==> design.v <==
`default_nettype none
module fifo_16_1024_ft
  (
   input wire        clk,
   input wire        srst,
   input wire [15:0] din,
   input wire        wr_en,
   input wire        rd_en,
   output wire [15:0] dout,
   output wire       full,
   output reg        overflow,
   output wire       empty,
   output wire       valid,
   output reg        underflow,
   output wire       wr_rst_busy,
   output wire       rd_rst_busy
   );
    localparam DEPTH_LOG2 = 4;
    reg [15:0] mem [0:(1<<DEPTH_LOG2)-1];
    reg [DEPTH_LOG2:0] wp;
    reg [DEPTH_LOG2:0] rp;
    assign empty = (wp == rp);
    assign full = (wp[DEPTH_LOG2] != rp[DEPTH_LOG2]) &&
                  (wp[DEPTH_LOG2-1:0] == rp[DEPTH_LOG2-1:0]);
    assign valid = ~empty;
    assign dout = mem[rp[DEPTH_LOG2-1:0]];
    assign wr_rst_busy = 1'b0;
    assign rd_rst_busy = 1'b0;
    always @(posedge clk) begin
	if(wr_en == 1'b1 && full == 1'b0) begin
	    mem[wp[DEPTH_LOG2-1:0]] <= din;
	end
    end
    always @(posedge clk) begin
	if(srst == 1'b1) begin
	    wp <= 0;
	    rp <= 0;
	    overflow <= 1'b0;
	    underflow <= 1'b0;
	end else begin
	    if(wr_en == 1'b1 && full == 1'b0) begin
		wp <= wp + 1'b1;
	    end
	    if(rd_en == 1'b1 && empty == 1'b0) begin
		rp <= rp + 1'b1;
	    end
	    overflow <= wr_en & full;
	    underflow <= rd_en & empty;
	end
    end
endmodule  
`default_nettype wire
`default_nettype none
module ether_rx#(parameter APP_KEY=16'h6000)
(
input wire clk,
input wire reset,
input wire [511:0] recv_data,
input wire recv_valid,
input wire recv_sop,
input wire recv_eop,
input wire [7:0] recv_mty,
output reg [111:0] ether_header_data,
output reg ether_header_valid,
output reg [511:0] ether_data_data,
output reg ether_data_valid,
output reg ether_data_sop,
output reg ether_data_eop,
output reg [7:0] ether_data_mty
);
    enum {IDLE, RECV_ALL, LAST_ONE} state;
    reg [399:0] recv_buf;
    reg [7:0] recv_mty_reg;
    reg ether_data_sop_reg;
    always @(posedge clk) begin
	if(reset == 1'b1) begin
	    state <= IDLE;
	    ether_header_data <= 112'd0;
	    ether_header_valid <= 1'b0;
	    ether_data_data <= 512'd0;
	    ether_data_valid <= 1'b0;
	    ether_data_sop <= 1'b0;
	    ether_data_eop <= 1'b0;
	    ether_data_mty <= 8'd0;
	    recv_buf <= 400'd0;
	    recv_mty_reg <= 8'd0;
	    ether_data_sop_reg <= 1'b0;
	end else begin
	case(state)
	    IDLE: begin
		if(recv_sop == 1'b1 && recv_valid == 1'b1 && recv_data[415:400] == APP_KEY) begin
		    ether_header_data <= recv_data[511:400];
		    ether_header_valid <= 1'b1;
		    if(recv_eop == 1'b1) begin
			ether_data_data <= {recv_data[399:0], 112'd0};
			ether_data_eop <= 1'b1;
			ether_data_sop <= 1'b1;
			ether_data_valid <= 1'b1;
			ether_data_mty <= recv_mty + 14;
			state <= IDLE;
		    end else begin
			ether_data_valid <= 1'b0;
			ether_data_sop_reg <= 1'b1;
			recv_buf <= recv_data[399:0];
			state <= RECV_ALL;
		    end
		end else begin
		    ether_header_data <= 112'd0;
		    ether_header_valid <= 1'b0;
		    ether_data_data <= 512'd0;
		    ether_data_valid <= 1'b0;
		    ether_data_sop <= 1'b0;
		    ether_data_eop <= 1'b0;
		    ether_data_mty <= 8'd0;
		    recv_buf <= 400'd0;
		    recv_mty_reg <= 8'd0;
		    ether_data_sop_reg <= 1'b0;
		end
	    end
	    RECV_ALL: begin
		if(recv_valid == 1'b1) begin
		    ether_data_data <= {recv_buf[399:0], recv_data[511:400]};
		    ether_data_valid <= 1'b1;
		    ether_data_sop <= ether_data_sop_reg;
		    ether_data_sop_reg <= 1'b0;
		    recv_buf <= recv_data[399:0];
		    if(recv_eop == 1'b1) begin
			if(recv_mty >= 50) begin
			    ether_data_mty <= recv_mty - 50;
			    ether_data_eop <= 1'b1;
			    state <= IDLE;
			end else begin
			    ether_data_eop <= 1'b0;
			    recv_mty_reg <= recv_mty + 14;
			    state <= LAST_ONE;
			end
		    end
		end else begin
		    ether_data_valid <= 1'b0;
		end
	    end
	    LAST_ONE: begin
		ether_data_data <= {recv_buf, 112'h0};
		ether_data_valid <= 1'b1;
		ether_data_eop <= 1'b1;
		ether_data_sop <= 1'b0;
		ether_data_mty <= recv_mty_reg;
		state <= IDLE;
	    end
	    default: begin
		state <= IDLE;
	    end
	endcase
	end
    end
endmodule  
`default_nettype wire
`default_nettype none
module ether_tx
(
input wire clk,
input wire reset,
input wire [111:0] ether_header_data,
input wire ether_header_valid,
input wire [511:0] ether_data_data,
input wire ether_data_valid,
input wire ether_data_sop,
input wire ether_data_eop,
input wire [7:0] ether_data_mty,
output reg [511:0] send_data,
output reg send_valid,
output reg send_sop,
output reg send_eop,
output reg [7:0] send_mty
);
    enum {IDLE, RECV_ALL, LAST_ONE} state;
    reg [399:0] send_buf;
    reg [7:0] send_mty_reg;
    always @(posedge clk) begin
	if(reset == 1'b1) begin
	    state <= IDLE;
	    send_data <= 512'd0;
	    send_valid <= 1'b0;
	    send_sop <= 1'b0;
	    send_eop <= 1'b0;
	    send_mty <= 8'd0;
	    send_buf <= 112'd0;
	    send_mty_reg <= 8'd0;
	end else begin
	case(state)
	    IDLE: begin
		if(ether_header_valid == 1'b1 && ether_data_sop == 1'b1 && ether_data_valid == 1'b1) begin
		    send_data <= {ether_header_data, ether_data_data[511:112]};
		    send_valid <= 1'b1;
		    send_sop <= 1'b1;
		    send_buf <= ether_data_data[111:0];
		    if(ether_data_eop == 1'b1) begin
			if(ether_data_mty >= 14) begin
			    send_mty <= ether_data_mty - 14;
			    send_eop <= 1'b1;
			    state <= IDLE;
			end else begin
			    send_mty_reg <= ether_data_mty + 50;
			    send_eop <= 1'b0;
			    state <= LAST_ONE;
			end
		    end else begin
			send_eop <= 1'b0;
			state <= RECV_ALL;
		    end
		end else begin
		    send_data <= 512'd0;
		    send_valid <= 1'b0;
		    send_sop <= 1'b0;
		    send_eop <= 1'b0;
		    send_mty <= 8'd0;
		    send_buf <= 112'd0;
		    send_mty_reg <= 8'd0;
		end
	    end
	    RECV_ALL: begin
		if(ether_data_valid == 1'b1) begin
		    send_data <= {send_buf, ether_data_data[511:112]};
		    send_valid <= 1'b1;
		    send_sop <= 1'b0;
		    send_buf <= ether_data_data[111:0];
		    if(ether_data_eop == 1'b1) begin
			if(ether_data_mty >= 14) begin
			    send_mty <= ether_data_mty - 14;
			    send_eop <= 1'b1;
			    state <= IDLE;
			end else begin
			    send_mty_reg <= ether_data_mty + 50;
			    send_eop <= 1'b0;
			    state <= LAST_ONE;
			end
		    end
		end else begin
		    send_valid <= 1'b0;
		end
	    end
	    LAST_ONE: begin
		send_data <= {send_buf, 400'd0};
		send_valid <= 1'b1;
		send_eop <= 1'b1;
		send_sop <= 1'b0;
		send_mty <= send_mty_reg;
		state <= IDLE;
	    end
	    default: begin
		state <= IDLE;
	    end
	endcase
	end
    end
endmodule  
`default_nettype wire
`default_nettype none
module cmac_usplus_emitter
  (
   input wire clk,
   input wire reset,
   input wire [511:0] din_data,
   input wire din_valid,
   input wire din_sop,
   input wire din_eop,
   input wire [7:0] din_mty,
   output reg [511:0] dout_data,
   output reg dout_valid,
   output wire dout_kick,
   output wire [13:0] dout_bytes,
   input wire cmac_busy,
   input wire cmac_done,
   input wire cmac_tx_rdy
   );
    reg[7:0] data_ready_state;
    reg dout_ready;
    reg [15:0] dout_count;
    always @(posedge clk) begin
	if(reset == 1'b1) begin
	    dout_valid <= 1'b0;
	    dout_ready <= 1'b0;
	    dout_count <= 16'd0;
	    data_ready_state <= 8'd0;
	end else begin
	    dout_data <= din_data;
	    dout_valid <= din_valid;
	    if(data_ready_state == 0) begin
		if(din_valid == 1 && din_sop == 1) begin
		    if(din_eop == 1) begin
			dout_ready <= 1;
			dout_count <= 64 - din_mty;
		    end else begin
			dout_ready <= 0;
			dout_count <= 64;
			data_ready_state <= data_ready_state + 1;
		    end
		end else begin
		    dout_ready <= 0;
		end
	    end else if(data_ready_state == 1) begin
		if(din_valid == 1) begin
		    if(din_eop == 1) begin
			dout_ready <= 1;
			dout_count <= dout_count + (64 - din_mty);
			data_ready_state <= 0;
		    end else begin
			dout_ready <= 0;
			dout_count <= dout_count + 64;
		    end
		end else begin
		    dout_ready <= 0;
		end
	    end else begin
		dout_ready <= 0;
	    end
	end
    end
    reg fifo_rd;
    wire [15:0] fifo_q;
    wire fifo_full, fifo_empty;
    wire fifo_valid;
    wire fifo_overflow, fifo_underflow;
    wire fifo_wr_rst_busy, fifo_rd_rst_busy;
    fifo_16_1024_ft fifo_i(.clk(clk),
			   .srst(reset),
			   .din(dout_count),
			   .wr_en(dout_ready),
			   .rd_en(fifo_rd),
			   .dout(fifo_q),
			   .full(fifo_full),
			   .overflow(fifo_overflow),
			   .empty(fifo_empty),
			   .valid(fifo_valid),
			   .underflow(fifo_underflow),
			   .wr_rst_busy(fifo_wr_rst_busy),
			   .rd_rst_busy(fifo_rd_rst_busy));
    reg [7:0] kick_state;
    reg kick_reg;
    reg [13:0] bytes_reg;
    assign dout_kick = kick_reg;
    assign dout_bytes = bytes_reg;
    always @(posedge clk) begin
	if(reset == 1'b1) begin
	    kick_reg <= 1'b0;
	    bytes_reg <= 14'd0;
	    kick_state <= 8'd0;
	    fifo_rd <= 1'b0;
	end else begin
	    case(kick_state)
		0 : begin
		    if(fifo_valid && cmac_tx_rdy) begin
			kick_reg <= 1'b1;
			kick_state <= kick_state + 1;
			bytes_reg <= fifo_q[13:0];
			fifo_rd <= 1'b1;
		    end else begin
			kick_reg <= 1'b0;
			fifo_rd <= 1'b0;
		    end
		end
		1 : begin
		    fifo_rd <= 1'b0;
		    if(cmac_busy == 1'b1) begin  
			kick_reg <= 1'b0;
			kick_state <= kick_state + 1;
		    end
		end
		2 : begin
		    if(cmac_done == 1'b1) begin  
			kick_state <= 0;
		    end
		end
		default: begin
		    kick_state <= 0;
		    kick_reg <= 1'b0;
		    fifo_rd <= 1'b0;
		end
	    endcase  
	end
    end
endmodule  
`default_nettype wire
`default_nettype none
module ether_echo
  (
   input wire         clk,
   input wire         reset,
   input wire [127:0] rx_dataout0,
   input wire [127:0] rx_dataout1,
   input wire [127:0] rx_dataout2,
   input wire [127:0] rx_dataout3,
   input wire         rx_enaout0,
   input wire         rx_sopout0,
   input wire         rx_eopout0,
   input wire         rx_eopout1,
   input wire         rx_eopout2,
   input wire         rx_eopout3,
   input wire [3:0]   rx_mtyout0,
   input wire [3:0]   rx_mtyout1,
   input wire [3:0]   rx_mtyout2,
   input wire [3:0]   rx_mtyout3,
   output wire [511:0] send_data,
   output wire         send_valid,
   output wire         send_sop,
   output wire         send_eop,
   output wire [7:0]   send_mty,
   output wire         tx_kick,
   output wire [13:0]  tx_bytes,
   input wire          cmac_busy,
   input wire          cmac_done,
   input wire          cmac_tx_rdy
   );
    wire [7:0] recv_mty = rx_eopout3 == 1'b1 ? rx_mtyout3
	       : rx_eopout2 == 1'b1 ? rx_mtyout2 + 8'd16
	       : rx_eopout1 == 1'b1 ? rx_mtyout1 + 8'd32
	       : rx_eopout0 == 1'b1 ? rx_mtyout0 + 8'd48
               : 8'd0;
    wire [111:0] ether_header_data;
    wire         ether_header_valid;
    wire [511:0] ether_data_data;
    wire         ether_data_valid;
    wire         ether_data_sop;
    wire         ether_data_eop;
    wire [7:0]   ether_data_mty;
    ether_rx#(.APP_KEY(16'h3434)) ether_rx_i
      (
       .clk(clk),
       .reset(reset),
       .recv_data({rx_dataout0, rx_dataout1, rx_dataout2, rx_dataout3}),
       .recv_valid(rx_enaout0),
       .recv_sop(rx_sopout0),
       .recv_eop(rx_eopout0 || rx_eopout1 || rx_eopout2 || rx_eopout3),
       .recv_mty(recv_mty),
       .ether_header_data(ether_header_data),
       .ether_header_valid(ether_header_valid),
       .ether_data_data(ether_data_data),
       .ether_data_valid(ether_data_valid),
       .ether_data_sop(ether_data_sop),
       .ether_data_eop(ether_data_eop),
       .ether_data_mty(ether_data_mty)
       );
    ether_tx ether_tx_i
      (
       .clk(clk),
       .reset(reset),
       .ether_header_data({ether_header_data[63:16], ether_header_data[111:64], ether_header_data[15:0]}),  
       .ether_header_valid(ether_header_valid),
       .ether_data_data(ether_data_data),
       .ether_data_valid(ether_data_valid),
       .ether_data_sop(ether_data_sop),
       .ether_data_eop(ether_data_eop),
       .ether_data_mty(ether_data_mty),
       .send_data(send_data),
       .send_valid(send_valid),
       .send_sop(send_sop),
       .send_eop(send_eop),
       .send_mty(send_mty)
       );
    cmac_usplus_emitter cmac_usplus_emitter_i
      (
       .clk(clk),
       .reset(reset),
       .din_data(send_data),
       .din_valid(send_valid),
       .din_sop(send_sop),
       .din_eop(send_eop),
       .din_mty(send_mty),
       .dout_data(),
       .dout_valid(),
       .dout_kick(tx_kick),
       .dout_bytes(tx_bytes),
       .cmac_busy(cmac_busy),
       .cmac_done(cmac_done),
       .cmac_tx_rdy(cmac_tx_rdy)
       );
endmodule  
`default_nettype wire
==> run.sh <==
#!/bin/bash
# the make line also repeats each setting of config.mk as NAME=value (left out here)
make -C /OpenROAD-flow-scripts/flow DESIGN_CONFIG=/design/flow/config.mk WORK_HOME=/design/flow/orfs CLKGATE_MAP_FILE= finish
==> config.mk <==
export PLATFORM = sky130hd
export DESIGN_NAME = ether_echo
export DESIGN_NICKNAME = ether_echo
export VERILOG_FILES = /design/flow/design.v
export SDC_FILE = /design/flow/constraint.sdc
export NUM_CORES = 4
export LEC_CHECK = 0
export ABC_AREA = 0
export CAP_MARGIN = 25
export CORE_MARGIN = 2
export CORE_UTILIZATION = 66
export CTS_CLUSTER_DIAMETER = 45
export MAX_ROUTING_LAYER = met4
export SLEW_MARGIN = 20
==> constraint.sdc <==
create_clock -name core_clock -period 2.52 [get_ports {clk}]
set_input_delay 0.5040 -clock core_clock [delete_from_list [all_inputs] [get_ports {clk}]]
set_output_delay 0.5040 -clock core_clock [all_outputs]
set_load 0.01 [all_outputs]
==> out/metrics.yaml, run 1 <==
power.total_mw: 64.7
ff_type: "dfxtp_1"
top_logic_kind: "simple AND/OR/NAND/NOR gates"
synthArstFlopShare_pct: 0
clkLatencyLatePin_ns: 0.83
yosysWarnings: 4
wirelength_mm: 287
viasPerCell: 6.65
ys_seq_share_pct: 56.0
chipArea_sq_mm: 0.116
syn_area_sq_mm: 0.0746
min_path_type: "in2reg"
rr_startpoint: "ether_tx_i.send_mty[0]$_SDFFE_PP0P_"
gp_congestion: 0.964
final_hold_viol_count: 0
holdCritStartpoint: "reset"
startpoint: "ether_tx_i.send_mty[0]$_SDFFE_PP0P_"
p_sw_mw: 14.8
min_period_ns: 2.94
syn_area_per_cell_sq_um: 9.05
row_count: 123
combinationalPower_mw: 2.96
netlist.top_cell.by_area: "dfxtp_1"
slowest_delay_ns: 0.37
grt_max_degree: 172
initialDrtViolationCount: 9648
cp_slowest_cell: "dfxtp_4"
die_y_um: 340
cts-root-buf: "clkbuf_16"
endpoint: "cmac_usplus_emitter_i.dout_count[13]$_SDFFE_PP0P_"
pin_count: 1077
critPathTopFamily: "simple AND/OR/NAND/NOR gates"
p_seq_share_pct: 49.0
place_hpwl_mm: 177
cp_data_required_time_ns: 3.18
top_cells_by_count: "dfxtp_1 (1750), nand2_1 (1091), nand3_1 (1026), a21oi_1 (953), nor2_1 (729)"
nNetsFinal: 9691
critical_path_class: "reg2reg"
numCtsBuffers: 194
finalSetupTns_ns: -2.63
violations: "negative setup slack"
worst_pin_slew_ns: 0.976
rsz0062_at_grt: "true"
path_buffers: 2
end_kind: "register"
start_kind: "register"
top_cells_by_area: "dfxtp_1 (47%), edfxtp_1 (9.0%), nand3_1 (6.9%), a21oi_1 (6.4%), nand2_1 (5.5%)"
switching_share_pct: 22.8
min_to: "ether_tx_i.send_buf[90]$_SDFFE_PP0P_"
most_common_cell: "dfxtp_1"
fin_util_pct: 85.9
cellPowerDensity_mw_per_mm2: 671
path_cells: "inv_4 -> ha_4 -> nor3b_4 -> nand2_2 -> a21oi_4 -> inv_4 -> ha_4 -> nand2_4 -> nor3_4 -> a22oi_2 -> and2_4 -> or3_4 -> nand4_1 -> a31oi_1"
internal_power_mw: 49.9
syn_inst: 8245
adder_share_pct: 0.530
ys_sh_mux_pct: 2.44
report.final.slew_viol_count: 0
period_used_pct: 117
final_antenna_net_count: 0
synth-edff-count: 224
grt_pass1_wl_mm: 416
cts_tree: "yes"
grt_overflow: 0
clkTransAtPathRegs_ns: 0.07
simple_gate_share_pct: 20.7
maxSlewHeadroom_pct: 34.7
yosysCellCount: 8245
powerSeq_mw: 31.7
instances_no_fill: 10900
powerClk_mw: 30.0
largestPowerGroup: "sequential cells"
wl_per_cell_um: 26.3
finalClockSkew_ns: 0.0380
drc: 0
ys_sh_xor_pct: 0.458
r2r_cells: 14
antenna_found_initial: 135
ctsHoldBuffers: 0
comb_power_share_pct: 4.6
p_leak_nw: 32.7
fin_ws_ns: -0.419
aoi_share_pct: 15.4
cp.depth: 14
cts.htree.levels: 4
port_buffers: 1076
yosys_area_sq_mm: 0.0746
coreArea_sq_mm: 0.112
log.warning_count: 66
holdPathStages: 2
setup_violations: 12
dp_cells: 10400
gr-usage-all-layers_pct: 47.8
top_cell_area_share_pct: 47.0
cap_viol_max_count: 0
clockBufferDepth: 3
ys.flops: 1974
r2r-end: "cmac_usplus_emitter_i.dout_count[13]$_SDFFE_PP0P_"
grt_pass1_vias: 67100
clockPowerShare_pct: 46.4
fin_area_sq_mm: 0.0965
ir_drop_mv: 0.668
clock_sinks: 1974
r2r_setup_slack_ns: -0.42
fmax_mhz: 340
arrival_ns: 3.59
worstPathMaxFanout: 4
dr.pass1.iters: 9
area_growth_pct: 29.3
die_x_um: 340
fp_util_pct: 66.4
status: "complete, but fails checks"
vias: 72700
placed_area_sq_mm: 0.0885
synth.distinct_cells: 65
-- cell type report --
class	instances	area (sq um)
flip-flops and latches	1974	41800
multi-input cells	5449	30000
fillers	6083	15900
repair buffers	1480	15800
clock buffers	275	5740
well taps	1500	1880
clock inverters	86	857
diodes	148	370
inverters	22	87.6
-- metrics by stage --
step / setup slack, ns / hold WS, ns
CTS: -0.249 / 0.0210
floorplan: -0.295 / 0.430
global placement: -1.27 / 0.437
global route: -0.489 / 0.0303
finish: -0.419 / 0.0309
detailed placement: -1.31 / 0.443
-- per-layer routing --
layer / GRT usage (%) / vias to the layer above / wire length (um)
li1: - / 31300 / -
met1: 55.5 / 34600 / 95700
met2: 70.9 / 5383 / 127000
met3: 14.6 / 1421 / 37700
met4: 33.1 / 0 / 26500
met5: - / - / 0
-- repair_timing --
action | 4_1_cts | 5_1_grt
gates resized | 56 | 41
endpoints found under the setup margin | 1047 | 488
gates cloned | 8 | 1
buffers inserted | 23 | 12
pin swaps | 25 | 17
==> inputs of run 2 (changes only) <==
- ABC_AREA: 0 -> not set
- CAP_MARGIN: 25 -> 20
- CORE_UTILIZATION: 66 -> 72
- CTS_CLUSTER_DIAMETER: 45 -> not set
- MAX_ROUTING_LAYER: met4 -> not set
- SETUP_SLACK_MARGIN: not set -> 0.54
- clock period: 2.52 -> 2.02 ns (I/O delays scaled with it)
==> run 2 against run 1 <==
Compared with the run above: the flow now stops in clock tree synthesis (4_1_cts); synthesized area unchanged; synthesized cell count unchanged; die size shrank 8.2%.
==> out/metrics.yaml, run 2 <==
row_count: 118  # was 123
firstError: "[ERROR DPL-0033] detailed placement checks failed during check placement."
top_logic_kind: "simple AND/OR/NAND/NOR gates"  # unchanged
top_cell_area_share_pct: 47.0  # unchanged
gp_congestion: 0.985  # was 0.964
yosys_area_sq_mm: 0.0746  # unchanged
stop_stage: "clock tree synthesis (4_1_cts)"
synth.distinct_cells: 65  # unchanged
ys_sh_mux_pct: 2.44  # unchanged
die_x_um: 326  # was 340 um
yosysWarnings: 4  # unchanged
ys_sh_xor_pct: 0.458  # unchanged
die_y_um: 326  # was 340 um
top_cells_by_count: "dfxtp_1 (1750), nand2_1 (1091), nand3_1 (1026), a21oi_1 (953), nor2_1 (729)"  # unchanged
place_hpwl_mm: 192  # was 177 mm
top_cells_by_area: "dfxtp_1 (47%), edfxtp_1 (9.0%), nand3_1 (6.9%), a21oi_1 (6.4%), nand2_1 (5.5%)"  # unchanged
synth-edff-count: 224  # unchanged
syn_area_sq_mm: 0.0746  # unchanged
ff_type: "dfxtp_1"  # unchanged
syn_area_per_cell_sq_um: 9.05  # unchanged
aoi_share_pct: 15.4  # unchanged
yosysCellCount: 8245  # unchanged
simple_gate_share_pct: 20.7  # unchanged
port_buffers: 1076  # unchanged
status: "did not finish"  # was complete, but fails checks
netlist.top_cell.by_area: "dfxtp_1"  # unchanged
ys.flops: 1974  # unchanged
ys_seq_share_pct: 56.0  # unchanged
adder_share_pct: 0.530  # unchanged
coreArea_sq_mm: 0.103  # was 0.112 sq mm
fp_util_pct: 72.3  # was 66.4%
synthArstFlopShare_pct: 0  # unchanged
most_common_cell: "dfxtp_1"  # unchanged
chipArea_sq_mm: 0.106  # was 0.116 sq mm
pin_count: 1077  # unchanged
syn_inst: 8245  # unchanged
[run 2: stage by stage]
step / setup WS [ns] / cell area, sq um / instances / hold WS (ns)
2_1_floorplan: -0.590 / 75900 / 8249 / 0.430
3_3_place_gp: -1.11 / 90300 / 10400 / 0.436
3_5_place_dp: -1.22 / 90300 / 10400 / 0.443
==> inputs of run 3 (changes only) <==
- CORE_UTILIZATION: 72 -> 64
- SETUP_SLACK_MARGIN: 0.54 -> 0.73
- clock period: 2.02 -> 2.79 ns (I/O delays scaled with it)
==> run 3 against run 2 <==
Compared with the run above: now fails the layout checks on negative setup slack; die size increased by 12%; synthesized area unchanged; synthesized cell count unchanged.
==> out/metrics.yaml, run 3 <==
maxSlewHeadroom_pct: 29.8
grt_overflow: 0
cp.depth: 9
grt_pass1_wl_mm: 436
min_path_type: "in2reg"
gp_congestion: 0.945  # was 0.985
aoi_share_pct: 15.4  # unchanged
wl_per_cell_um: 28.2
drc: 0
report.final.slew_viol_count: 0
setup_violations: 2
clkTransAtPathRegs_ns: 0.07
die_y_um: 345  # was 326 um
cellPowerDensity_mw_per_mm2: 586
switching_share_pct: 22.6
start_kind: "register"
die_x_um: 345  # was 326 um
ff_type: "dfxtp_1"  # unchanged
r2r-end: "cmac_usplus_emitter_i.bytes_reg[7]$_SDFFE_PP0P_"
simple_gate_share_pct: 20.7  # unchanged
holdCritStartpoint: "reset"
finalClockSkew_ns: 0.0559
dp_cells: 10400  # about the same
status: "complete, but fails checks"  # was did not finish
clkLatencyLatePin_ns: 0.83
gr-usage-all-layers_pct: 47.5
ys.flops: 1974  # unchanged
dr.pass1.iters: 10
worstPathMaxFanout: 7
wirelength_mm: 310
adder_share_pct: 0.530  # unchanged
netlist.top_cell.by_area: "dfxtp_1"  # unchanged
cts.htree.levels: 4
largestPowerGroup: "sequential cells"
antenna_found_initial: 104
ctsHoldBuffers: 0
pin_count: 1077  # unchanged
cp_data_required_time_ns: 3.46
critical_path_class: "reg2reg"
combinationalPower_mw: 2.82
clock_sinks: 1974
ys_seq_share_pct: 56.0  # unchanged
fp_util_pct: 64.4  # was 72.3%
min_period_ns: 2.85
slowest_delay_ns: 0.81
syn_area_sq_mm: 0.0746  # unchanged
syn_inst: 8245  # unchanged
clockPowerShare_pct: 46.2
top_logic_kind: "simple AND/OR/NAND/NOR gates"  # unchanged
ir_drop_mv: 0.645
worst_pin_slew_ns: 1.05
final_antenna_net_count: 0
yosysWarnings: 4  # unchanged
initialDrtViolationCount: 10900
final_hold_viol_count: 0
row_count: 125  # was 118
numCtsBuffers: 190
cp_slowest_cell: "mux2i_1"
place_ws_ns: -0.969  # was -1.22 ns
period_used_pct: 102
rsz0062_at_grt: "true"
top_cells_by_area: "dfxtp_1 (47%), edfxtp_1 (9.0%), nand3_1 (6.9%), a21oi_1 (6.4%), nand2_1 (5.5%)"  # unchanged
cap_viol_max_count: 0
chipArea_sq_mm: 0.119  # was 0.106 sq mm
clockBufferDepth: 3
power.total_mw: 58.5
top_cell_area_share_pct: 47.0  # unchanged
top_cells_by_count: "dfxtp_1 (1750), nand2_1 (1091), nand3_1 (1026), a21oi_1 (953), nor2_1 (729)"  # unchanged
r2r_cells: 9
coreArea_sq_mm: 0.116  # was 0.103 sq mm
violations: "negative setup slack"
synthArstFlopShare_pct: 0  # unchanged
internal_power_mw: 45.3
fin_ws_ns: -0.0634
min_to: "ether_rx_i.ether_data_data[27]$_SDFFE_PP0P_"
r2r_setup_slack_ns: -0.06
most_common_cell: "dfxtp_1"  # unchanged
end_kind: "register"
synth-edff-count: 224  # unchanged
p_seq_share_pct: 49.0
powerClk_mw: 27.0
area_growth_pct: 33.7
endpoint: "cmac_usplus_emitter_i.bytes_reg[7]$_SDFFE_PP0P_"
log.warning_count: 81
arrival_ns: 3.52
port_buffers: 1076  # unchanged
cts_tree: "yes"
startpoint: "cmac_usplus_emitter_i.fifo_i.wp[1]$_SDFFE_PP0P_"
worst_path_most_repeated_cell: "buf_4"
grt_pass1_vias: 69000
p_leak_nw: 36.1
viasPerCell: 6.79
place_hpwl_mm: 178  # was 192 mm
comb_power_share_pct: 4.8
rr_startpoint: "cmac_usplus_emitter_i.fifo_i.wp[1]$_SDFFE_PP0P_"
ys_sh_xor_pct: 0.458  # unchanged
syn_area_per_cell_sq_um: 9.05  # unchanged
powerSeq_mw: 28.6
fmax_mhz: 350
p_sw_mw: 13.2
ys_sh_mux_pct: 2.44  # unchanged
yosys_area_sq_mm: 0.0746  # unchanged
cts-root-buf: "clkbuf_16"
holdPathStages: 2
instances_no_fill: 11000
vias: 74700
path_buffers: 3
yosysCellCount: 8245  # unchanged
nNetsFinal: 9782
path_cells: "xor2_1 -> nor4_4 -> buf_4 -> nand2b_2 -> nand4_1 -> buf_4 -> buf_16 -> mux2i_1 -> nor2_1"
grt_max_degree: 195
critPathTopFamily: "multiplexers"
synth.distinct_cells: 65  # unchanged
run 3: final cells by class:
cell class / instances / area (sq um)
antenna: 105 / 263
clock buffer: 291 / 5660
clock inverter: 57 / 791
fill: 6166 / 16200
inverter: 22 / 87.6
multi-input combinational: 5450 / 30800
sequential: 1974 / 41800
tap: 1524 / 1910
timing repair buffer: 1574 / 18400
run 3: per-layer routing:
layer / routed length [um] / global-route usage (%) / vias up
met2: 135000 / 71.7 / 6072
met1: 101000 / 56.6 / 35400
met5: 482 / 0.680 / -
met4: 33500 / 38.7 / 46
met3: 40300 / 13.5 / 1717
li1: - / - / 31500
run 3: timing repair:
action                                  in CTS  in global routing
endpoints found under the setup margin    2226               2326
resized                                    240                338
pin swaps                                   44                 48
cloned                                      54                 11
buffers inserted                            81                 39
endpoints found under the hold margin        0                  0
run 3: stage by stage:
stage | util [%] | instance area, sq um | hold slack (ns) | TNS [ns]
final | 86.1 | 99700 | 0.141 | -0.124
after global routing | 86.0 | 99600 | 0.137 | -0.243
after floorplan | - | 75900 | 0.430 | 0
after detailed placement | 76.4 | 88500 | 0.443 | -557.09
after CTS | 84.6 | 98000 | 0.121 | 0
after global placement | 76.4 | 88500 | 0.437 | -554.21
==> inputs of run 4 (changes only) <==
- CORE_UTILIZATION: 64 -> 70
- CTS_CLUSTER_SIZE: not set -> 24
- clock period: 2.79 -> 4.07 ns (I/O delays scaled with it)
==> run 4 against run 3 <==
Compared with the run above: power is 32% lower; now clean on timing, DRC and antenna; critical path type unchanged; clock power is 32% lower; final area is 6.5% lower; clock-buffer cell count is 35 lower; synthesized area stayed put; largest cell class unchanged.
==> out/metrics.yaml, run 4 <==
status: "complete, no violations"  # was complete, but fails checks
critPathTopFamily: "AND-OR/OR-AND gates"  # was multiplexers
most_common_cell: "dfxtp_1"  # unchanged
yosysCellCount: 8245  # unchanged
synth.distinct_cells: 65  # unchanged
initialDrtViolationCount: 10900  # about the same
r2r-end: "cmac_usplus_emitter_i.dout_count[13]$_SDFFE_PP0P_"  # was cmac_usplus_emitter_i.bytes_reg[7]$_SDFFE_PP0P_
worstPathMaxFanout: 6  # was 7
netlist.top_cell.by_area: "dfxtp_1"  # unchanged
yosysWarnings: 4  # unchanged
period_used_pct: 83.4  # was 102%
wirelength_mm: 287  # was 310 mm
ff_type: "dfxtp_1"  # unchanged
cp_slowest_cell: "dfxtp_2"  # was mux2i_1
internal_power_mw: 30.9  # was 45.3 mW
r2r_setup_slack_ns: 0.68  # was -0.06 ns
fp_util_pct: 70.8  # was 64.4%
viasPerCell: 6.91  # was 6.79
top_logic_kind: "simple AND/OR/NAND/NOR gates"  # unchanged
arrival_ns: 4.10  # was 3.52 ns
clockBufferDepth: 3  # unchanged
end_kind: "register"  # unchanged
path_cells: "inv_1 -> ha_1 -> nor3b_4 -> xnor2_1 -> ha_1 -> a21oi_1 -> o211ai_1 -> a22oi_1 -> and2_1 -> or3_1 -> nand4_1 -> a31oi_1"  # was xor2_1 -> nor4_4 -> buf_4 -> nand2b_2 -> nand4_1 -> buf_4 -> buf_16 -> mux2i_1 -> nor2_1
place_hpwl_mm: 176  # was 178 mm
chipArea_sq_mm: 0.109  # was 0.119 sq mm
top_cells_by_area: "dfxtp_1 (47%), edfxtp_1 (9.0%), nand3_1 (6.9%), a21oi_1 (6.4%), nand2_1 (5.5%)"  # unchanged
dp_cells: 10100  # was 10400
rr_startpoint: "ether_tx_i.send_mty[0]$_SDFFE_PP0P_"  # was cmac_usplus_emitter_i.fifo_i.wp[1]$_SDFFE_PP0P_
gp_congestion: 0.922  # was 0.945
rsz0062_at_grt: "false"  # was true
endpoint: "cmac_usplus_emitter_i.dout_count[13]$_SDFFE_PP0P_"  # was cmac_usplus_emitter_i.bytes_reg[7]$_SDFFE_PP0P_
ys.flops: 1974  # unchanged
cellPowerDensity_mw_per_mm2: 426  # was 586 mW/mm^2
cts-root-buf: "clkbuf_16"  # unchanged
comb_power_share_pct: 4.3  # was 4.8%
start_kind: "register"  # unchanged
cts.htree.levels: 4  # unchanged
final_hold_viol_count: 0  # unchanged
ir_drop_mv: 0.447  # was 0.645 mV
simple_gate_share_pct: 20.7  # unchanged
ys_seq_share_pct: 56.0  # unchanged
clock_sinks: 1974  # unchanged
top_cell_area_share_pct: 47.0  # unchanged
clkTransAtPathRegs_ns: 0.07  # about the same
port_buffers: 1076  # unchanged
switching_share_pct: 22.2  # was 22.6%
top_cells_by_count: "dfxtp_1 (1750), nand2_1 (1091), nand3_1 (1026), a21oi_1 (953), nor2_1 (729)"  # unchanged
powerClk_mw: 18.4  # was 27.0 mW
log.warning_count: 84  # was 81
r2r_cells: 12  # was 9
grt_pass1_vias: 68400  # was 69000
grt_overflow: 0  # unchanged
slowest_delay_ns: 0.44  # was 0.81 ns
adder_share_pct: 0.530  # unchanged
powerSeq_mw: 19.6  # was 28.6 mW
p_leak_nw: 31.0  # was 36.1 nW
clockPowerShare_pct: 46.2  # about the same
min_period_ns: 3.39  # was 2.85 ns
dr.pass1.iters: 7  # was 10
drc: 0  # unchanged
instances_no_fill: 10600  # was 11000
gr-usage-all-layers_pct: 50.1  # was 47.5%
layout.area.seq_sq_mm: 0.0418  # about the same
path_buffers: 1  # was 3
cap_viol_max_count: 0  # unchanged
report.final.slew_viol_count: 0  # unchanged
row_count: 119  # was 125
final_antenna_net_count: 0  # unchanged
setup_violations: 0  # was 2
grt_max_degree: 194  # was 195
syn_area_sq_mm: 0.0746  # unchanged
die_y_um: 330  # was 345 um
holdPathStages: 2  # unchanged
syn_inst: 8245  # unchanged
nNetsFinal: 9465  # was 9782
ys_sh_xor_pct: 0.458  # unchanged
yosys_area_sq_mm: 0.0746  # unchanged
critical_path_class: "reg2reg"  # unchanged
ys_sh_mux_pct: 2.44  # unchanged
area_growth_pct: 25.0  # was 33.7%
min_path_type: "in2reg"  # unchanged
startpoint: "ether_tx_i.send_mty[0]$_SDFFE_PP0P_"  # was cmac_usplus_emitter_i.fifo_i.wp[1]$_SDFFE_PP0P_
antenna_found_initial: 157  # was 104
combinationalPower_mw: 1.71  # was 2.82 mW
p_seq_share_pct: 49.5  # was 49.0%
worst_pin_slew_ns: 1.17  # was 1.05 ns
die_x_um: 330  # was 345 um
finalClockSkew_ns: 0.0334  # was 0.0559 ns
clkLatencyLatePin_ns: 0.82  # was 0.83 ns
pin_count: 1077  # unchanged
vias: 73200  # was 74700
fillers: 5257  # was 6166
fmax_mhz: 295  # was 350 MHz
wl_per_cell_um: 27.1  # was 28.2 um
coreArea_sq_mm: 0.105  # was 0.116 sq mm
numCtsBuffers: 186  # was 190
synth-edff-count: 224  # unchanged
min_to: "ether_rx_i.ether_data_data[86]$_SDFFE_PP0P_"  # was ether_rx_i.ether_data_data[27]$_SDFFE_PP0P_
grt_pass1_wl_mm: 419  # was 436 mm
ctsHoldBuffers: 0  # unchanged
syn_area_per_cell_sq_um: 9.05  # unchanged
worst_path_most_repeated_cell: "ha_1"  # was buf_4
aoi_share_pct: 15.4  # unchanged
cts_tree: "yes"  # unchanged
cp_data_required_time_ns: 4.77  # was 3.46 ns
holdCritStartpoint: "reset"  # unchanged
logic_area_sq_mm: 0.0297  # was 0.0308 sq mm
maxSlewHeadroom_pct: 21.9  # was 29.8%
cp.depth: 12  # was 9
p_sw_mw: 8.79  # was 13.2 mW
finalSetupTns_ns: 0  # was -0.124 ns
largestPowerGroup: "sequential cells"  # unchanged
synthArstFlopShare_pct: 0  # unchanged
==> run 4: layout make-up <==
class,instances,area share [%]
clock buffer,256,5.81
sequential,1974,44.8
antenna,152,0.408
inverter,22,0.0926
timing repair buffer,1262,14.1
tap,1391,1.87
multi-input combinational,5449,31.8
clock inverter,82,1.09
==> run 4: timing repair <==
action | 4_1_cts | 5_1_grt
hold endpoints to repair | 0 | 0
pin swaps | 0 | 2
resized | 5 | 13
buffers inserted | 0 | 5
setup endpoints to repair | 5 | 15
==> run 4: metal layers <==
metal,global-route usage (%),vias to the layer above,part of all wire (%)
met2,73.5,5897,43
li1,-,30800,-
met4,44.2,74,11
met1,56.9,34700,32
met5,0,-,0.17
met3,19.5,1697,14
==> run 4: stage by stage <==
stage                     utilization (%)  total power, mW  worst slack (ns)  hold slack (ns)  area, sq um
after CTS                            88.0             39.5             0.760            0.423        92700
after global routing                 88.3             40.4             0.638            0.413        93000
final                                88.4             39.7             0.676            0.379        93200
after detailed placement             81.8             21.7             0.123            0.442        86300
after global placement               81.8             21.7             0.338            0.437        86300
after floorplan                         -             20.7              1.11            0.430        74600
==> inputs of run 5 (changes only) <==
- CELL_PAD_IN_SITES_GLOBAL_PLACEMENT: not set -> 3
- CORE_ASPECT_RATIO: not set -> 0.73
- CORE_UTILIZATION: 70 -> 52
- CTS_CLUSTER_SIZE: 24 -> 55
- GPL_TIMING_DRIVEN: not set -> 1
- HOLD_SLACK_MARGIN: not set -> 0.12
- MIN_ROUTING_LAYER: not set -> met2
- PLACE_DENSITY_LB_ADDON: not set -> 0.21
- SETUP_SLACK_MARGIN: 0.73 -> -0.06
- SLEW_MARGIN: 20 -> 15
- clock period: 4.07 -> 4.0 ns (I/O delays scaled with it)
==> run 5 against run 4 <==
Compared with the run above: synthesized cell count stayed put; the flow now stops in global placement without I/O (3_1_place_gp_skip_io); synthesized area stayed put; die size is 34% higher.
==> out/metrics.yaml, run 5 <==
status: "did not finish"  # was complete, no violations
stop_stage: "global placement without I/O (3_1_place_gp_skip_io)"
firstError: "[ERROR FLW-0024] Place density exceeds 1.0 (current PLACE_DENSITY_LB_ADDON =  0.21). Please check if the value of  PLACE_DENSITY_LB_ADDON is between 0 and 0.99."
die_x_um: 447  # was 330 um
chipArea_sq_mm: 0.147  # was 0.109 sq mm
row_count: 118  # was 119
ys_sh_xor_pct: 0.458  # unchanged
synth-edff-count: 224  # unchanged
yosys_area_sq_mm: 0.0746  # unchanged
netlist.top_cell.by_area: "dfxtp_1"  # unchanged
fp_util_pct: 52.5  # was 70.8%
yosysCellCount: 8245  # unchanged
most_common_cell: "dfxtp_1"  # unchanged
ys_seq_share_pct: 56.0  # unchanged
syn_inst: 8245  # unchanged
ff_type: "dfxtp_1"  # unchanged
top_cell_area_share_pct: 47.0  # unchanged
synth.distinct_cells: 65  # unchanged
simple_gate_share_pct: 20.7  # unchanged
ys.flops: 1974  # unchanged
coreArea_sq_mm: 0.142  # was 0.105 sq mm
adder_share_pct: 0.530  # unchanged
top_cells_by_area: "dfxtp_1 (47%), edfxtp_1 (9.0%), nand3_1 (6.9%), a21oi_1 (6.4%), nand2_1 (5.5%)"  # unchanged
top_logic_kind: "simple AND/OR/NAND/NOR gates"  # unchanged
yosysWarnings: 4  # unchanged
aoi_share_pct: 15.4  # unchanged
top_cells_by_count: "dfxtp_1 (1750), nand2_1 (1091), nand3_1 (1026), a21oi_1 (953), nor2_1 (729)"  # unchanged
ys_sh_mux_pct: 2.44  # unchanged
die_y_um: 328  # was 330 um
synthArstFlopShare_pct: 0  # unchanged
syn_area_per_cell_sq_um: 9.05  # unchanged
syn_area_sq_mm: 0.0746  # unchanged
==> inputs of run 6 (changes only) <==
- ABC_AREA: not set -> 0
- CAP_MARGIN: 20 -> 25
- CELL_PAD_IN_SITES_DETAIL_PLACEMENT: not set -> 1
- CELL_PAD_IN_SITES_GLOBAL_PLACEMENT: 3 -> 2
- CORE_ASPECT_RATIO: 0.73 -> not set
- CORE_MARGIN: 2 -> 9
- CORE_UTILIZATION: 52 -> 31
- CTS_CLUSTER_DIAMETER: not set -> 45
- CTS_CLUSTER_SIZE: 55 -> 48
- GPL_ROUTABILITY_DRIVEN: not set -> 0
- GPL_TIMING_DRIVEN: 1 -> not set
- HOLD_SLACK_MARGIN: 0.12 -> 0.24
- MAX_ROUTING_LAYER: not set -> met5
- PLACE_DENSITY_LB_ADDON: 0.21 -> not set
- SETUP_SLACK_MARGIN: -0.06 -> not set
- SLEW_MARGIN: 15 -> 20
- TNS_END_PERCENT: not set -> 5
- clock period: 4.0 -> 4.72 ns (I/O delays scaled with it)
==> run 6 against run 5 <==
Compared with the run above: now clean on timing, DRC and antenna; synthesized cell count stayed put; die size is 76% higher; synthesized area stayed put.
==> out/metrics.yaml, run 6 <==
status: "complete, no violations"  # was did not finish
initialDrtViolationCount: 11800
finalClockSkew_ns: 0.0568
dp_cells: 11800
fin_area_sq_mm: 0.100
p_sw_mw: 10.5
clockPowerShare_pct: 57.7
holdPathStages: 2
cp.depth: 14
r2r_setup_slack_ns: 0.73
fmax_mhz: 251
maxSlewHeadroom_pct: 27.4
nNetsFinal: 9591
yosysWarnings: 4  # unchanged
gr-usage-all-layers_pct: 38.4
fp_util_pct: 31.3  # was 52.5%
fin_util_pct: 42.0
period_used_pct: 84.5
viasPerCell: 7.32
min_period_ns: 3.99
cellPowerDensity_mw_per_mm2: 438
aoi_share_pct: 15.4  # unchanged
clockBufferDepth: 4
numCtsBuffers: 336
postCtsSetupBuffers: 0
cts_tree: "yes"
fillers: 26500
die_y_um: 509  # was 328 um
largestPowerGroup: "the clock network"
coreArea_sq_mm: 0.239  # was 0.142 sq mm
dr.pass1.iters: 8
ys.flops: 1974  # unchanged
end_kind: "register"
wl_per_cell_um: 27.6
placed_area_sq_mm: 0.0883
grt_pass1_vias: 103000
clock_sinks: 1974
simple_gate_share_pct: 20.7  # unchanged
path_cells: "inv_1 -> ha_1 -> nor3b_1 -> nand2_1 -> a21oi_1 -> inv_1 -> ha_1 -> nand2_1 -> o21ai_0 -> a22oi_1 -> and2_1 -> or3_1 -> nand4_1 -> a31oi_1"
fin_ws_ns: 0.731
worst_pin_slew_ns: 1.09
powerSeq_mw: 16.9
syn_area_per_cell_sq_um: 9.05  # unchanged
top_cells_by_count: "dfxtp_1 (1750), nand2_1 (1091), nand3_1 (1026), a21oi_1 (953), nor2_1 (729)"  # unchanged
report.final.slew_viol_count: 0
synth-edff-count: 224  # unchanged
instances_no_fill: 12600
row_count: 179  # was 118
netlist.top_cell.by_area: "dfxtp_1"  # unchanged
min_to: "ether_tx_i.send_data[66]$_SDFFE_PP0P_"
grt_max_degree: 198
top_logic_kind: "simple AND/OR/NAND/NOR gates"  # unchanged
setup_violations: 0
cp_slowest_cell: "a21oi_1"
rsz0062_at_grt: "false"
arrival_ns: 4.77
wirelength_mm: 349
internal_power_mw: 33.4
endpoint: "cmac_usplus_emitter_i.dout_count[13]$_SDFFE_PP0P_"
cp_data_required_time_ns: 5.51
start_kind: "register"
cap_viol_max_count: 0
place_hpwl_mm: 216
r2r_cells: 14
top_cells_by_area: "dfxtp_1 (47%), edfxtp_1 (9.0%), nand3_1 (6.9%), a21oi_1 (6.4%), nand2_1 (5.5%)"  # unchanged
adder_share_pct: 0.530  # unchanged
antenna_found_initial: 0
p_leak_nw: 33.2
die_x_um: 509  # was 447 um
powerClk_mw: 25.3
final_antenna_net_count: 0
r2r-end: "cmac_usplus_emitter_i.dout_count[13]$_SDFFE_PP0P_"
synthArstFlopShare_pct: 0  # unchanged
rr_startpoint: "ether_tx_i.send_mty[0]$_SDFFE_PP0P_"
ctsHoldBuffers: 0
clkTransAtPathRegs_ns: 0.06
critical_path_class: "reg2reg"
ir_drop_mv: 0.317
finalSetupTns_ns: 0
switching_share_pct: 24.0
ff_type: "dfxtp_1"  # unchanged
comb_power_share_pct: 3.7
chipArea_sq_mm: 0.259  # was 0.147 sq mm
holdWs_ns: 0.443
slowest_delay_ns: 0.58
log.warning_count: 102
grt_pass1_wl_mm: 498
grt_overflow: 0
cts_resized: 0
path_buffers: 2
cts.htree.levels: 5
vias: 92500
critPathTopFamily: "simple AND/OR/NAND/NOR gates"
ys_sh_mux_pct: 2.44  # unchanged
pin_count: 1077
cts-root-buf: "clkbuf_16"
power.total_mw: 43.9
combinationalPower_mw: 1.64
clkLatencyLatePin_ns: 0.96
place_ws_ns: 0.296
yosysCellCount: 8245  # unchanged
worstPathMaxFanout: 6
startpoint: "ether_tx_i.send_mty[0]$_SDFFE_PP0P_"
syn_area_sq_mm: 0.0746  # unchanged
holdCritStartpoint: "ether_rx_i.ether_data_data[178]$_SDFFE_PP0P_"
ys_seq_share_pct: 56.0  # unchanged
ys_sh_xor_pct: 0.458  # unchanged
syn_inst: 8245  # unchanged
final_hold_viol_count: 0
top_cell_area_share_pct: 47.0  # unchanged
yosys_area_sq_mm: 0.0746  # unchanged
drc: 0
most_common_cell: "dfxtp_1"  # unchanged
min_path_type: "reg2reg"
synth.distinct_cells: 65  # unchanged
port_buffers: 1076
p_seq_share_pct: 38.6
area_growth_pct: 34.4
[run 6: area by class of cell]
cell class | instances | area [sq um] | share of cell area, %
multi-input cells | 5449 | 29600 | 29.5
flip-flops and latches | 1974 | 41800 | 41.7
repair buffers | 1238 | 13000 | 12.9
diodes | 205 | 513 | 0.512
clock inverters | 182 | 2290 | 2.28
clock buffers | 409 | 9080 | 9.06
inverters | 22 | 82.6 | 0.0824
well taps | 3167 | 3960 | 3.95
[run 6: routing by layer]
metal | global-route usage (%) | routed length (um) | vias up
li1 | - | - | 31000
met1 | - | 0 | 31100
met2 | 44.9 | 174000 | 28200
met3 | 50.7 | 148000 | 2003
met4 | 8.72 | 22100 | 88
met5 | 23.8 | 4120 | -
==> inputs of run 7 (changes only) <==
- ABC_AREA: 0 -> 1
- CAP_MARGIN: 25 -> 20
- CELL_PAD_IN_SITES_DETAIL_PLACEMENT: 1 -> not set
- CELL_PAD_IN_SITES_GLOBAL_PLACEMENT: 2 -> not set
- CORE_ASPECT_RATIO: not set -> 0.71
- CORE_MARGIN: 9 -> 2
- CORE_UTILIZATION: 31 -> 72
- CTS_CLUSTER_DIAMETER: 45 -> 352
- CTS_CLUSTER_SIZE: 48 -> 99
- GPL_ROUTABILITY_DRIVEN: 0 -> not set
- HOLD_SLACK_MARGIN: 0.24 -> not set
- MAX_ROUTING_LAYER: met5 -> not set
- MIN_ROUTING_LAYER: met2 -> not set
- PLACE_DENSITY: not set -> 0.42
- SETUP_SLACK_MARGIN: not set -> 0.64
- TNS_END_PERCENT: 5 -> 10
- clock period: 4.72 -> 2.23 ns (I/O delays scaled with it)
==> run 7 against run 6 <==
Compared with the run above: the flow now stops in global routing (5_1_grt); synthesized area rose by 3.7%; die size down 57%; synthesized cell count grew 19%.
==> out/metrics.yaml, run 7 <==
ys_sh_mux_pct: 0.285  # was 2.44%
ys_sh_xor_pct: 0.226  # was 0.458%
cts.htree.levels: 1  # was 5
die_y_um: 280  # was 509 um
syn_area_per_cell_sq_um: 7.87  # was 9.05 sq um
clockBufferDepth: 3  # was 4
most_common_cell: "nand2_1"  # was dfxtp_1
pin_count: 1077  # unchanged
place_hpwl_mm: 189  # was 216 mm
simple_gate_share_pct: 20.2  # was 20.7%
ys.flops: 1974  # unchanged
ff_type: "dfxtp_1"  # unchanged
fp_util_pct: 72.5  # was 31.3%
die_x_um: 393  # was 509 um
yosys_area_sq_mm: 0.0774  # was 0.0746 sq mm
placed_area_sq_mm: 0.0910  # was 0.0883 sq mm
row_count: 101  # was 179
aoi_share_pct: 19.5  # was 15.4%
chipArea_sq_mm: 0.110  # was 0.259 sq mm
coreArea_sq_mm: 0.107  # was 0.239 sq mm
netlist.top_cell.by_area: "dfxtp_1"  # unchanged
status: "did not finish"  # was complete, no violations
synthArstFlopShare_pct: 0  # unchanged
dp_cells: 11900  # was 11800
syn_area_sq_mm: 0.0774  # was 0.0746 sq mm
port_buffers: 1076  # unchanged
gp_congestion: 1.04
stop_stage: "global routing (5_1_grt)"
top_cell_area_share_pct: 45.3  # was 47.0%
numCtsBuffers: 23  # was 336
yosysWarnings: 4  # unchanged
yosysCellCount: 9837  # was 8245
clock_sinks: 1974  # unchanged
synth-edff-count: 224  # unchanged
top_cells_by_area: "dfxtp_1 (45%), nand2_1 (10%), nor2_1 (9.0%), edfxtp_1 (8.7%), o21ai_0 (8.4%)"  # was dfxtp_1 (47%), edfxtp_1 (9.0%), nand3_1 (6.9%), a21oi_1 (6.4%), nand2_1 (5.5%)
syn_inst: 9837  # was 8245
cts-root-buf: "clkbuf_16"  # unchanged
top_logic_kind: "simple AND/OR/NAND/NOR gates"  # unchanged
synth.distinct_cells: 49  # was 65
adder_share_pct: 0.511  # was 0.530%
top_cells_by_count: "nand2_1 (2116), nor2_1 (1849), dfxtp_1 (1750), o21ai_0 (1301), a21oi_1 (875)"  # was dfxtp_1 (1750), nand2_1 (1091), nand3_1 (1026), a21oi_1 (953), nor2_1 (729)
ys_seq_share_pct: 54.0  # was 56.0%
==> run 7: per-stage QoR <==
| step | setup TNS, ns | worst slack (ns) |
|---|---|---|
| 2_1_floorplan | 0 | 0.150 |
| 3_3_place_gp | -638.98 | -0.825 |
| 3_5_place_dp | -739.02 | -0.955 |
| 4_1_cts | -2.70 | -0.0766 |
==> run 7: what timing repair did <==
item,in CTS
setup endpoints to repair,2429
setup buffers,77
endpoints found under the hold margin,4
hold buffers,3
gates resized,1681
pin swaps,69
gates cloned,40
==> inputs of run 8 (changes only) <==
- ABC_AREA: 1 -> not set
- CORE_ASPECT_RATIO: 0.71 -> 0.5
- CTS_CLUSTER_DIAMETER: 352 -> 396
- CTS_CLUSTER_SIZE: 99 -> 97
- PLACE_DENSITY: 0.42 -> 0.36
- SETUP_SLACK_MARGIN: 0.64 -> -0.08
- TNS_END_PERCENT: 10 -> 5
- clock period: 2.23 -> 1.68 ns (I/O delays scaled with it)
==> run 8 against run 7 <==
Compared with the run above: the flow again stops in global routing (5_1_grt); synthesized area shrank 3.6%; synthesized cell count shrank 16%; die size is 3.5% lower.
==> out/metrics.yaml, run 8 <==
ys_sh_mux_pct: 2.44  # was 0.285%
cts-root-buf: "clkbuf_16"  # unchanged
status: "did not finish"  # unchanged
die_x_um: 459  # was 393 um
yosysWarnings: 4  # unchanged
ys_seq_share_pct: 56.0  # was 54.0%
top_cells_by_count: "dfxtp_1 (1750), nand2_1 (1091), nand3_1 (1026), a21oi_1 (953), nor2_1 (729)"  # was nand2_1 (2116), nor2_1 (1849), dfxtp_1 (1750), o21ai_0 (1301), a21oi_1 (875)
pin_count: 1077  # unchanged
syn_inst: 8245  # was 9837
numCtsBuffers: 24  # was 23
row_count: 83  # was 101
top_cells_by_area: "dfxtp_1 (47%), edfxtp_1 (9.0%), nand3_1 (6.9%), a21oi_1 (6.4%), nand2_1 (5.5%)"  # was dfxtp_1 (45%), nand2_1 (10%), nor2_1 (9.0%), edfxtp_1 (8.7%), o21ai_0 (8.4%)
gp_congestion: 0.941  # was 1.04
port_buffers: 1076  # unchanged
place_hpwl_mm: 186  # was 189 mm
synthArstFlopShare_pct: 0  # unchanged
gr-usage-all-layers_pct: 72.7
cts.htree.levels: 1  # unchanged
ys.flops: 1974  # unchanged
coreArea_sq_mm: 0.103  # was 0.107 sq mm
synth.distinct_cells: 65  # was 49
die_y_um: 232  # was 280 um
firstError: "[ERROR GRT-0232] Routing congestion too high. Check the congestion heatmap in the GUI."
yosys_area_sq_mm: 0.0746  # was 0.0774 sq mm
aoi_share_pct: 15.4  # was 19.5%
ys_sh_xor_pct: 0.458  # was 0.226%
grt_overflow: 326
ff_type: "dfxtp_1"  # unchanged
simple_gate_share_pct: 20.7  # was 20.2%
yosysCellCount: 8245  # was 9837
syn_area_per_cell_sq_um: 9.05  # was 7.87 sq um
clockBufferDepth: 3  # unchanged
adder_share_pct: 0.530  # was 0.511%
netlist.top_cell.by_area: "dfxtp_1"  # unchanged
most_common_cell: "dfxtp_1"  # was nand2_1
fp_util_pct: 72.7  # was 72.5%
syn_area_sq_mm: 0.0746  # was 0.0774 sq mm
chipArea_sq_mm: 0.106  # was 0.110 sq mm
top_cell_area_share_pct: 47.0  # was 45.3%
dp_cells: 10500  # was 11900
top_logic_kind: "simple AND/OR/NAND/NOR gates"  # unchanged
synth-edff-count: 224  # unchanged
stop_stage: "global routing (5_1_grt)"  # unchanged
clock_sinks: 1974  # unchanged
## run 8: stage by stage
stage / power [mW] / cell area (sq um) / setup TNS (ns) / setup WS, ns / hold WS, ns
4_1_cts: 67.7 / 92400 / -477.53 / -1.10 / 0.0346
3_5_place_dp: 53.2 / 90600 / -1420.67 / -1.43 / 0.443
3_3_place_gp: 53.1 / 90600 / -1305.76 / -1.32 / 0.437
2_1_floorplan: 50.2 / 74800 / -727.42 / -0.930 / 0.430
## run 8: repair_timing
item                                    4_1_cts
hold buffers                                  5
cloned                                       13
resized                                     794
endpoints found under the setup margin     2039
endpoints found under the hold margin        21
pin swaps                                    44
setup buffers                                44
## run 8: routing by layer
layer,track usage (%),overflow
met5,37.7,6
met4,63.0,100
met3,57.8,51
met2,89.0,131
met1,75.5,38
==> inputs of run 9 (changes only) <==
- CAP_MARGIN: 20 -> 35
- CORE_ASPECT_RATIO: 0.5 -> not set
- CORE_UTILIZATION: 72 -> 40
- CTS_CLUSTER_DIAMETER: 396 -> 176
- CTS_CLUSTER_SIZE: 97 -> not set
- PLACE_DENSITY: 0.36 -> not set
- SETUP_SLACK_MARGIN: -0.08 -> not set
- TNS_END_PERCENT: 5 -> not set
- clock period: 1.68 -> 4.0 ns (I/O delays scaled with it)
==> run 9 against run 8 <==
Compared with the run above: die size rose by 79%; synthesized cell count did not move; the run now finishes clean; synthesized area did not move.
==> out/metrics.yaml, run 9 <==
status: "complete, no violations"  # was did not finish
critPathTopFamily: "simple AND/OR/NAND/NOR gates"
r2r_setup_slack_ns: 0.43
yosys_area_sq_mm: 0.0746  # unchanged
fin_util_pct: 51.3
start_kind: "register"
path_cells: "inv_1 -> ha_1 -> nor3b_1 -> nand2_1 -> a21oi_1 -> inv_1 -> ha_1 -> nand2_1 -> o21ai_0 -> a22oi_1 -> and2_1 -> or3_1 -> nand4_1 -> a31oi_1"
report.final.slew_viol_count: 0
slowest_delay_ns: 0.44
simple_gate_share_pct: 20.7  # unchanged
cp.depth: 14
placed_area_sq_mm: 0.0879  # was 0.0906 sq mm
chipArea_sq_mm: 0.190  # was 0.106 sq mm
ys_sh_xor_pct: 0.458  # unchanged
fmax_mhz: 280
worst_pin_slew_ns: 1.12
netlist.top_cell.by_area: "dfxtp_1"  # unchanged
holdPathStages: 2
critical_path_class: "reg2reg"
grt_pass1_wl_mm: 405
clockBufferDepth: 3  # unchanged
combinationalPower_mw: 1.78
grt_overflow: 0
initialDrtViolationCount: 5887
top_cell_area_share_pct: 47.0  # unchanged
ff_type: "dfxtp_1"  # unchanged
cap_viol_max_count: 0
grt_max_degree: 228
period_used_pct: 89.4
fp_util_pct: 40.2  # was 72.7%
r2r_cells: 14
dr.pass1.iters: 8
yosysWarnings: 4  # unchanged
p_sw_mw: 9.31
internal_power_mw: 32.1
cts_tree: "yes"
switching_share_pct: 22.5
grtUsageMet1_pct: 34.6
yosysCellCount: 8245  # unchanged
largestPowerGroup: "sequential cells"
path_buffers: 2
p_seq_share_pct: 48.3
holdCritStartpoint: "reset"
die_y_um: 436  # was 232 um
antenna_found_initial: 121
clkLatencyLatePin_ns: 0.86
finalSetupTns_ns: 0
synth-edff-count: 224  # unchanged
finalClockSkew_ns: 0.0354
place_ws_ns: 0.183  # was -1.43 ns
vias: 66500
postCtsSetupBuffers: 0  # was 44
syn_area_per_cell_sq_um: 9.05  # unchanged
adder_share_pct: 0.530  # unchanged
clockPowerShare_pct: 47.4
final_hold_viol_count: 0
comb_power_share_pct: 4.3
rsz0062_at_grt: "false"
log.warning_count: 108
min_period_ns: 3.57
setup_violations: 0
clock_sinks: 1974  # unchanged
coreArea_sq_mm: 0.185  # was 0.103 sq mm
cp_slowest_cell: "a21oi_1"
endpoint: "cmac_usplus_emitter_i.dout_count[13]$_SDFFE_PP0P_"
final_antenna_net_count: 0
holdWs_ns: 0.432
die_x_um: 436  # was 459 um
row_count: 158  # was 83
cts.htree.levels: 4  # was 1
powerClk_mw: 19.6
aoi_share_pct: 15.4  # unchanged
r2r-end: "cmac_usplus_emitter_i.dout_count[13]$_SDFFE_PP0P_"
cp_data_required_time_ns: 4.74
ctsHoldBuffers: 0  # was 5
use_met2_pct: 42.8
rr_startpoint: "ether_tx_i.send_mty[0]$_SDFFE_PP0P_"
syn_area_sq_mm: 0.0746  # unchanged
area_growth_pct: 27.5
top_logic_kind: "simple AND/OR/NAND/NOR gates"  # unchanged
ir_drop_mv: 0.364
synth.distinct_cells: 65  # unchanged
nNetsFinal: 9498
grt_pass1_vias: 62800
ys_seq_share_pct: 56.0  # unchanged
power.total_mw: 41.4
numCtsBuffers: 205  # was 24
gp_congestion: 0.908  # was 0.941
wl_per_cell_um: 23.3
synthArstFlopShare_pct: 0  # unchanged
p_leak_nw: 31.4
arrival_ns: 4.31
cts_resized: 0  # was 794
pin_count: 1077  # unchanged
worstPathMaxFanout: 5
min_to: "ether_tx_i.send_buf[9]$_SDFFE_PP0P_"
end_kind: "register"
clkTransAtPathRegs_ns: 0.06
powerSeq_mw: 20.0
fin_area_sq_mm: 0.0951
wirelength_mm: 272
gr-usage-all-layers_pct: 27.3
ys_sh_mux_pct: 2.44  # unchanged
maxSlewHeadroom_pct: 25.6
drc: 0
busiest_layer: "met2"
use_met3_pct: 6.07
most_common_cell: "dfxtp_1"  # unchanged
cellPowerDensity_mw_per_mm2: 435
min_path_type: "in2reg"
startpoint: "ether_tx_i.send_mty[0]$_SDFFE_PP0P_"
top_cells_by_area: "dfxtp_1 (47%), edfxtp_1 (9.0%), nand3_1 (6.9%), a21oi_1 (6.4%), nand2_1 (5.5%)"  # unchanged
place_hpwl_mm: 175  # was 186 mm
viasPerCell: 5.70
cts-root-buf: "clkbuf_16"  # unchanged
instances_no_fill: 11700
ys.flops: 1974  # unchanged
fin_ws_ns: 0.425
dp_cells: 11200  # was 10500
top_cells_by_count: "dfxtp_1 (1750), nand2_1 (1091), nand3_1 (1026), a21oi_1 (953), nor2_1 (729)"  # unchanged
port_buffers: 1076  # unchanged
syn_inst: 8245  # unchanged
[run 9: final cells by class]
type                    instances  area [sq um]
diodes                         95           238
clock buffers                 301          6070
clock inverters                76           881
fillers                     17300         90300
inverters                      22          82.6
multi-input cells            5449         29600
flip-flops and latches       1974         41800
well taps                    2480          3100
repair buffers               1276         13400
[run 9: metal layers]
layer / vias to the layer above / part of all wire, %
met1: 32500 / 40
met3: 551 / 7.1
met4: 52 / 5.4
met2: 2559 / 47
li1: 30800 / -
met5: - / 0.12
==> inputs of run 10 (changes only) <==
- ABC_AREA: not set -> 0
- CAP_MARGIN: 35 -> 25
- CELL_PAD_IN_SITES_GLOBAL_PLACEMENT: not set -> 2
- CORE_MARGIN: 2 -> 9
- CORE_UTILIZATION: 40 -> 31
- CTS_CLUSTER_DIAMETER: 176 -> 45
- CTS_CLUSTER_SIZE: not set -> 48
- GPL_ROUTABILITY_DRIVEN: not set -> 0
- HOLD_SLACK_MARGIN: not set -> 0.24
- MAX_ROUTING_LAYER: not set -> met5
- MIN_ROUTING_LAYER: not set -> met1
- TNS_END_PERCENT: not set -> 90
- clock period: 4.0 -> 4.72 ns (I/O delays scaled with it)
==> run 10 against run 9 <==
Compared with the run above: synthesized cell count is the same; clock skew grew 0.0066 ns; largest power group is now the clock network; worst setup slack gained 0.55 ns; highest routed layer unchanged; register-to-register slack gained 0.55 ns; wire length grew 21%; die size grew 36%.
==> out/metrics.yaml, run 10 <==
powerClk_mw: 25.0  # was 19.6 mW
report.final.slew_viol_count: 0  # unchanged
finalSetupTns_ns: 0  # unchanged
grt_max_degree: 198  # was 228
port_buffers: 1076  # unchanged
critPathTopFamily: "simple AND/OR/NAND/NOR gates"  # unchanged
cp_slowest_cell: "a21oi_1"  # unchanged
cts_tree: "yes"  # unchanged
numCtsBuffers: 338  # was 205
ys_sh_xor_pct: 0.458  # unchanged
die_y_um: 509  # was 436 um
netlist.top_cell.by_area: "dfxtp_1"  # unchanged
period_used_pct: 79.4  # was 89.4%
yosys_area_sq_mm: 0.0746  # unchanged
p_sw_mw: 10.0  # was 9.31 mW
fp_util_pct: 31.3  # was 40.2%
synth.distinct_cells: 65  # unchanged
arrival_ns: 4.53  # was 4.31 ns
clock_sinks: 1974  # unchanged
syn_inst: 8245  # unchanged
status: "complete, no violations"  # unchanged
cp_data_required_time_ns: 5.51  # was 4.74 ns
simple_gate_share_pct: 20.7  # unchanged
yosysCellCount: 8245  # unchanged
drc: 0  # unchanged
fmax_mhz: 267  # was 280 MHz
viasPerCell: 5.35  # was 5.70
final_hold_viol_count: 0  # unchanged
r2r_cells: 14  # unchanged
dr.pass1.iters: 6  # was 8
maxSlewHeadroom_pct: 20.1  # was 25.6%
grt_pass1_vias: 64300  # was 62800
start_kind: "register"  # unchanged
powerSeq_mw: 17.0  # was 20.0 mW
min_period_ns: 3.75  # was 3.57 ns
path_cells: "inv_1 -> ha_1 -> nor3b_1 -> nand2_1 -> a21oi_1 -> inv_1 -> ha_1 -> nand2_1 -> o21ai_0 -> a22oi_1 -> and2_1 -> or3_1 -> nand4_1 -> a31oi_1"  # unchanged
area_growth_pct: 34.0  # was 27.5%
final_antenna_net_count: 0  # unchanged
ys.flops: 1974  # unchanged
critical_path_class: "reg2reg"  # unchanged
adder_share_pct: 0.530  # unchanged
clockPowerShare_pct: 57.4  # was 47.4%
power.total_mw: 43.5  # was 41.4 mW
cts_resized: 0  # unchanged
combinationalPower_mw: 1.56  # was 1.78 mW
die_x_um: 509  # was 436 um
syn_area_per_cell_sq_um: 9.05  # unchanged
aoi_share_pct: 15.4  # unchanged
postCtsSetupBuffers: 0  # unchanged
ctsHoldBuffers: 0  # unchanged
wl_per_cell_um: 26.3  # was 23.3 um
holdPathStages: 2  # unchanged
synthArstFlopShare_pct: 0  # unchanged
rsz0062_at_grt: "false"  # unchanged
rr_startpoint: "ether_tx_i.send_mty[0]$_SDFFE_PP0P_"  # unchanged
finalClockSkew_ns: 0.0420  # was 0.0354 ns
clkTransAtPathRegs_ns: 0.05  # was 0.06 ns
initialDrtViolationCount: 4963  # was 5887
internal_power_mw: 33.4  # was 32.1 mW
worst_pin_slew_ns: 1.20  # was 1.12 ns
top_cells_by_count: "dfxtp_1 (1750), nand2_1 (1091), nand3_1 (1026), a21oi_1 (953), nor2_1 (729)"  # unchanged
holdCritStartpoint: "ether_rx_i.ether_header_data[66]$_SDFFE_PP0P_"  # was reset
most_common_cell: "dfxtp_1"  # unchanged
log.warning_count: 75  # was 108
p_leak_nw: 33.3  # was 31.4 nW
switching_share_pct: 23.1  # was 22.5%
ys_seq_share_pct: 56.0  # unchanged
end_kind: "register"  # unchanged
pin_count: 1077  # unchanged
cts-root-buf: "clkbuf_16"  # unchanged
[run 10: area by class of cell]
type / instances / area (sq um) / area share [%]
well taps: 3167 / 3960 / 3.96
flip-flops and latches: 1974 / 41800 / 41.8
clock buffers: 398 / 9080 / 9.08
multi-input cells: 5449 / 29600 / 29.6
diodes: 63 / 158 / 0.158
inverters: 22 / 82.6 / 0.0826
clock inverters: 197 / 2380 / 2.38
repair buffers: 1237 / 12900 / 12.9
[run 10: per-layer routing]
metal  vias to the layer above  GRT usage (%)  routed length, um
li1                      31100              -                  -
met1                     33000           31.5             143000
met2                      2108           36.9             148000
met3                       566           7.02              25000
met4                       104           9.84              11900
met5                         -              0                685
[run 10: per-stage QoR]
| step | area [sq um] | cells | setup slack (ns) | hold WS (ns) | util (%) |
|---|---|---|---|---|---|
| floorplan | 74600 | 8249 | 1.76 | 0.430 | - |
| global placement | 88300 | 11800 | 0.380 | 0.437 | 37.0 |
| detailed placement | 88300 | 11800 | 0.365 | 0.442 | 37.0 |
| CTS | 99800 | 12400 | 1.00 | 0.428 | 41.8 |
| global route | 99900 | 12500 | 0.670 | 0.456 | 41.9 |
| finish | 100000 | 12500 | 0.974 | 0.435 | 41.9 |
Power is estimated from default activity; no workload was simulated.
